// Convolution2D
module Convolution2D(clk, rst, en_conv2d, base_result_addr, pix_base_addr, kernel_base_addr,
							in_pix, completed, pix_done, addrA, addrB, out_pix, kernel_weight
							);
For scale: about 140 I/O pins.
make LEC_CHECK=0 CAP_MARGIN=20 CORE_MARGIN=2 CORE_UTILIZATION=67 CTS_CLUSTER_DIAMETER=30 CTS_CLUSTER_SIZE=62 PLACE_DENSITY_LB_ADDON=0.01 SETUP_SLACK_MARGIN=1.32 SLEW_MARGIN=20 finish   # period 4.42 ns
run.sh (not shown) runs the stock make flow with config.mk's settings and CLKGATE_MAP_FILE=.
The first run ran to the end with violations: negative setup slack.
Rerun with:
- CORE_UTILIZATION: 67 -> 70
- CTS_CLUSTER_DIAMETER: 30 -> unset
- CTS_CLUSTER_SIZE: 62 -> 42
- PLACE_DENSITY_LB_ADDON: 0.01 -> unset
- SETUP_SLACK_MARGIN: 1.32 -> unset
- clock period: 4.42 -> 5.75 ns (I/O delays scaled with it)
After rerunning: The new run stopped in 5_1_grt; die size went down by 4.2%; synthesized area is unchanged; synthesized cell count stays the same.
Rerun with:
- CORE_UTILIZATION: 70 -> 68
- CTS_CLUSTER_SIZE: 42 -> 37
- clock period: 5.75 -> 5.99 ns (I/O delays scaled with it)
=> This time the run produced a layout that fails on negative setup slack. Die size climbs by 2.9%. Area after synthesis stays the same. Synthesized cell count is unchanged.
Rerun with:
- CORE_UTILIZATION: 68 -> 40
- CTS_CLUSTER_SIZE: 37 -> unset
- clock period: 5.99 -> 10.0 ns (I/O delays scaled with it)
What happened: The new run finished with timing, DRC and antenna clean. Setup slack is better by 2000 ps. Clock-buffer cell count goes down by 1. Global-route usage came out lower by 19 points.

========
== job 1298 ==
Starting RTL as in the previous note.
==> flow/config.mk <==
export PLATFORM = sky130hd
export DESIGN_NAME = Convolution2D
export DESIGN_NICKNAME = Convolution2D
export VERILOG_FILES = /design/flow/design.v
export SDC_FILE = /design/flow/constraint.sdc
export NUM_CORES = 4
export LEC_CHECK = 0
export CAP_MARGIN = 20
export CORE_MARGIN = 2
export CORE_UTILIZATION = 70
export CTS_CLUSTER_SIZE = 37
export HOLD_SLACK_MARGIN = 0.29
export SETUP_SLACK_MARGIN = -0.37
export SLEW_MARGIN = 20
export TNS_END_PERCENT = 5
==> flow/constraint.sdc <==
create_clock -name core_clock -period 4.81 [get_ports {clk}]
set_input_delay 0.9620 -clock core_clock [delete_from_list [all_inputs] [get_ports {clk}]]
set_output_delay 0.9620 -clock core_clock [all_outputs]
set_load 0.01 [all_outputs]
Finished, but not clean: job 1298, with negative setup slack.
Input-level comparison between job 798 and job 1298:
Settings: clearing SETUP_SLACK_MARGIN, which used to be -0.37; clearing HOLD_SLACK_MARGIN, which used to be 0.29; clearing TNS_END_PERCENT, which used to be 5; swapping 4.81 for 6.54 in the clock period (ns, I/O delays scaled along).
### Flow results
Although job 798 finished all stages, its layout failed final checks on negative setup slack. Summary — count of TritonRoute iterations in the first routing pass, job 798 relative to job 1298: higher, by 4. NOTE amount of wire on met2 after detailed routing job 1298->job 798 increased by more than 10%. When job 798 is measured against job 1298, its wire length reported by the detailed router turns out 24% higher.
Modified inputs, job 2106 compared to job 798
Settings: SLEW_MARGIN changed from 20 to 0; SETUP_SLACK_MARGIN newly set to 1.42; the clock period (ns, I/O delays scaled along) changed from 6.54 to 4.77.
Job 2106 terminated abnormally: global routing reported GRT-0232.
The placed wire-length estimate after detailed placement reported for job 2106 is greater than that of job 798 by 3.7%.
Job 2106 vs. job 798: fraction of the mapped netlist area in compound gates now sits at about the same level, post-placement cell count now sits higher, core box area now sits at about the same level, die width now sits at about the same level.
Job 2106 vs job 798: number of buffers inserted to repair setup after CTS up by more than half
Count of instances resized after the clock tree is built ends up lower on job 798.
Here is what was changed in the inputs of job 5113 compared with job 2106.
Settings: CTS_CLUSTER_SIZE no longer set, was 37; CORE_UTILIZATION now 60, was 70; SLEW_MARGIN now 20, was 0; SETUP_SLACK_MARGIN no longer set, was 1.42; the clock period (ns, I/O delays scaled along) now 4.42, was 4.77.
==> comparison <==
Complete run, failing final checks: job 5113, reason negative setup slack.
As far as number of clock sinks goes, job 2106 and job 5113 are indistinguishable; the numbers are identical.
Diff job 2106..job 5113 | number of flops mapped to enable cells by yosys | unchanged
Job 2106 has a higher number of cells upsized or downsized after cts than job 5113.
Compared with job 2106, job 5113 shows a total placed instance area that is 240 sq um higher.
